==> run a: inputs <==
## ftdi_bridge
module ftdi_bridge
#(
     parameter MODE             = "SYNC"
    ,parameter CLK_DIV          = 2
    ,parameter GP_OUTPUTS       = 32
    ,parameter GP_INPUTS        = 32
    ,parameter GPIO_ADDRESS     = 32'hf0000000
    ,parameter GP_IN_EVENT_MASK = 0
    ,parameter AXI_ID           = 0
)
(
     input           clk_i
    ,input           rst_i
    ,input           ftdi_rxf_i
    ,input           ftdi_txe_i
    ,input  [  7:0]  ftdi_data_in_i
    ,input           mem_awready_i
    ,input           mem_wready_i
    ,input           mem_bvalid_i
    ,input  [  1:0]  mem_bresp_i
    ,input  [  3:0]  mem_bid_i
    ,input           mem_arready_i
    ,input           mem_rvalid_i
    ,input  [ 31:0]  mem_rdata_i
    ,input  [  1:0]  mem_rresp_i
    ,input  [  3:0]  mem_rid_i
    ,input           mem_rlast_i
    ,input  [ 31:0]  gp_inputs_i
    ,output          ftdi_siwua_o
    ,output          ftdi_wrn_o
    ,output          ftdi_rdn_o
    ,output          ftdi_oen_o
    ,output [  7:0]  ftdi_data_out_o
    ,output          mem_awvalid_o
    ,output [ 31:0]  mem_awaddr_o
    ,output [  3:0]  mem_awid_o
    ,output [  7:0]  mem_awlen_o
    ,output [  1:0]  mem_awburst_o
    ,output          mem_wvalid_o
    ,output [ 31:0]  mem_wdata_o
    ,output [  3:0]  mem_wstrb_o
    ,output          mem_wlast_o
    ,output          mem_bready_o
    ,output          mem_arvalid_o
    ,output [ 31:0]  mem_araddr_o
    ,output [  3:0]  mem_arid_o
    ,output [  7:0]  mem_arlen_o
    ,output [  1:0]  mem_arburst_o
    ,output          mem_rready_o
    ,output [ 31:0]  gp_outputs_o
);
Settings: LEC_CHECK=0, ABC_AREA=1, CAP_MARGIN=20, CORE_ASPECT_RATIO=1.15, CORE_MARGIN=7, CORE_UTILIZATION=26, CTS_CLUSTER_DIAMETER=244, HOLD_SLACK_MARGIN=0.13, MAX_ROUTING_LAYER=met5, MIN_ROUTING_LAYER=met1, PLACE_DENSITY_LB_ADDON=0.1, SETUP_SLACK_MARGIN=0.84, SLEW_MARGIN=30, TNS_END_PERCENT=35; clock period 3.11 ns.
run.sh (not shown) runs the stock make flow with config.mk's settings and CLKGATE_MAP_FILE=.
==> run b: changes against run a <==
ABC_AREA = not set   (was 1)
CAP_MARGIN = 5   (was 20)
CELL_PAD_IN_SITES_DETAIL_PLACEMENT = 0   (was not set)
CELL_PAD_IN_SITES_GLOBAL_PLACEMENT = 1   (was not set)
CORE_ASPECT_RATIO = not set   (was 1.15)
CORE_MARGIN = 2   (was 7)
CORE_UTILIZATION = 60   (was 26)
CTS_CLUSTER_DIAMETER = not set   (was 244)
CTS_CLUSTER_SIZE = 95   (was not set)
HOLD_SLACK_MARGIN = not set   (was 0.13)
MIN_ROUTING_LAYER = not set   (was met1)
PLACE_DENSITY_LB_ADDON = 0.08   (was 0.1)
SETUP_SLACK_MARGIN = not set   (was 0.84)
SLEW_MARGIN = 20   (was 30)
TNS_END_PERCENT = not set   (was 35)
==> flow/constraint.sdc (replaced) <==
create_clock -name core_clock -period 3.02 [get_ports {clk_i}]
set_input_delay 0.6040 -clock core_clock [delete_from_list [all_inputs] [get_ports {clk_i}]]
set_output_delay 0.6040 -clock core_clock [all_outputs]
set_load 0.01 [all_outputs]
==> run c: changes against run a <==
ABC_AREA = not set   (was 1)
CAP_MARGIN = 25   (was 20)
CELL_PAD_IN_SITES_GLOBAL_PLACEMENT = 3   (was not set)
CORE_ASPECT_RATIO = not set   (was 1.15)
CORE_MARGIN = 2   (was 7)
CORE_UTILIZATION = 17   (was 26)
CTS_CLUSTER_DIAMETER = 340   (was 244)
HOLD_SLACK_MARGIN = not set   (was 0.13)
PLACE_DENSITY_LB_ADDON = 0.0   (was 0.1)
SETUP_SLACK_MARGIN = -0.49   (was 0.84)
SLEW_MARGIN = 20   (was 30)
TNS_END_PERCENT = not set   (was 35)
==> flow/constraint.sdc (replaced) <==
create_clock -name core_clock -period 5.85 [get_ports {clk_i}]
set_input_delay 1.1700 -clock core_clock [delete_from_list [all_inputs] [get_ports {clk_i}]]
set_output_delay 1.1700 -clock core_clock [all_outputs]
set_load 0.01 [all_outputs]
==> qor summary <==
Maximum ir drop on the vdd rail: run a 0.7022 mV; run b 1.179 mV; run c 0.4775 mV
Outcome: run a complete, no violations; run b failed layout checks; run c complete, no violations
Violated checks: run a -; run b negative setup slack; run c -
Clk slew on worst S/H paths: run a 0.06 ns; run b 0.07 ns; run c 0.06 ns
Final standard cell utilization of the core: run a 35.91%; run b 79.51%; run c 21.87%
Post-route non-filler standard cell count: run a 9,006; run b 5,919; run c 8,317
Clock buffer count in the final layout: run a 195; run b 156; run c 225
Uppermost layer routed: run a met5; run b met5; run c met4
Summed area of non-filler cells in the final layout: run a 74,240 um^2; run b 67,490 um^2; run c 65,550 um^2
Well Taps: run a 2,715; run b 1,144; run c 3,958
Post CTS Setup Buffer Count: run a 20; run b 48; run c 0
Area added between synthesis and finish: run a 37.23%; run b 31.75%; run c 27.96%
Core Density at Floorplan: run a 26.17%; run b 60.35%; run c 17.09%
Chip footprint: run a 221,100 um^2; run b 87,730 um^2; run c 305,700 um^2
Peak Freq: run a 338.6 MHz; run b 290.7 MHz; run c 208.6 MHz
Net total in the final layout: run a 6,296; run b 4,795; run c 4,347
Combined area of the multi-input logic cells: run a 17,710 um^2; run b 15,480 um^2; run c 13,870 um^2
Reported clock group power: run a 17.4 mW; run b 15.4 mW; run c 10.4 mW
Worst-Skew Late Latency: run a 0.81 ns; run b 0.74 ns; run c 0.85 ns
Number of instances resized during post-cts repair: run a 410; run b 332; run c 0
Layout buffer count excluding clock buffers: run a 1,108; run b 1,055; run c 552
Detailed-routed wire length on met2: run a 123,100 um; run b 91,060 um; run c 148,800 um


==> inputs of trial 39 <==
ftdi_bridge again, from the RTL that the note above started with.
make LEC_CHECK=0 CAP_MARGIN=5 CORE_MARGIN=2 CORE_UTILIZATION=72 CTS_CLUSTER_DIAMETER=318 PLACE_DENSITY=0.67 SETUP_SLACK_MARGIN=1.0 SLEW_MARGIN=20 finish   # period 7.25 ns
==> inputs of build 34, as changes to trial 39 <==
- CAP_MARGIN: 5 -> 20
- CORE_UTILIZATION: 72 -> 60
- CTS_CLUSTER_DIAMETER: 318 -> default
- PLACE_DENSITY: 0.67 -> default
- SETUP_SLACK_MARGIN: 1.0 -> default
==> flow/constraint.sdc (replaced) <==
create_clock -name core_clock -period 4.42 [get_ports {clk_i}]
set_input_delay 0.8840 -clock core_clock [delete_from_list [all_inputs] [get_ports {clk_i}]]
set_output_delay 0.8840 -clock core_clock [all_outputs]
set_load 0.01 [all_outputs]
==> summary of the runs <==
In routed wire length, trial 39 and build 34 hardly differ. Of build 34 and trial 39, build 34 has the higher critical path depth (gap 1). Of build 34 and trial 39, build 34 has the higher non-clock buffer count (gap 163). In sequential cell count, build 34 and trial 39 do not differ. In trial 39 the cell area is smaller than in build 34, by 3.0%. Of build 34 and trial 39, build 34 has the higher count of clock-buffer cells in the layout (gap 12). Sequential power: trial 39 is lower than build 34 (about 40%). Of trial 39 and build 34, build 34 has the higher total power (gap about 40%, measured against build 34). Between build 34 and trial 39, the lower worst hold slack is in trial 39 (gap 0.0043 ns). In area after synthesis, build 34 and trial 39 do not differ.
==> figures <==
item	build 34	trial 39
Outcome	no timing/DRC/antenna violations	no timing/DRC/antenna violations
Placeable Area	84,900 um^2	70,300 um^2
Signal buffers share of area	7.67%	5.65%
Wire length of the first global-routing pass	260,000 um	263,000 um
Overall power after layout	0.0391 W	0.0230 W
Non-filler cells, final	5,397	5,027
Critical path data arrival time	4.91 ns	5.94 ns
First-iteration detailed-routing DRC count	6,288	8,037
Peak VDD IR	0.558 mV	0.402 mV
Starting Density	60.4%	72.9%
Transition at the pin with the smallest max-transition slack	1.20 ns	1.33 ns
Origin of the worst setup path	genblk1.u_sync.u_fifo_in.rd_ptr_q[1]	genblk1.u_sync.u_fifo_in.rd_ptr_q[2]
Flop-to-flop setup slack	0.13 ns	1.90 ns
Power per cell area	650 nW/um^2	394 nW/um^2
Die Y	296 um	271 um
Met1 usage	54.1%	59.2%
Count of clock buffers in the final design	165	153
DRT met1 WL	61,900 um	53,500 um
Leakage power of the design	21.4 nW	20.4 nW
Final wirelength	187,000 um	187,000 um
# Taps	1,144	940
Power figures rest on the tool's default switching activity, not on a simulated workload.
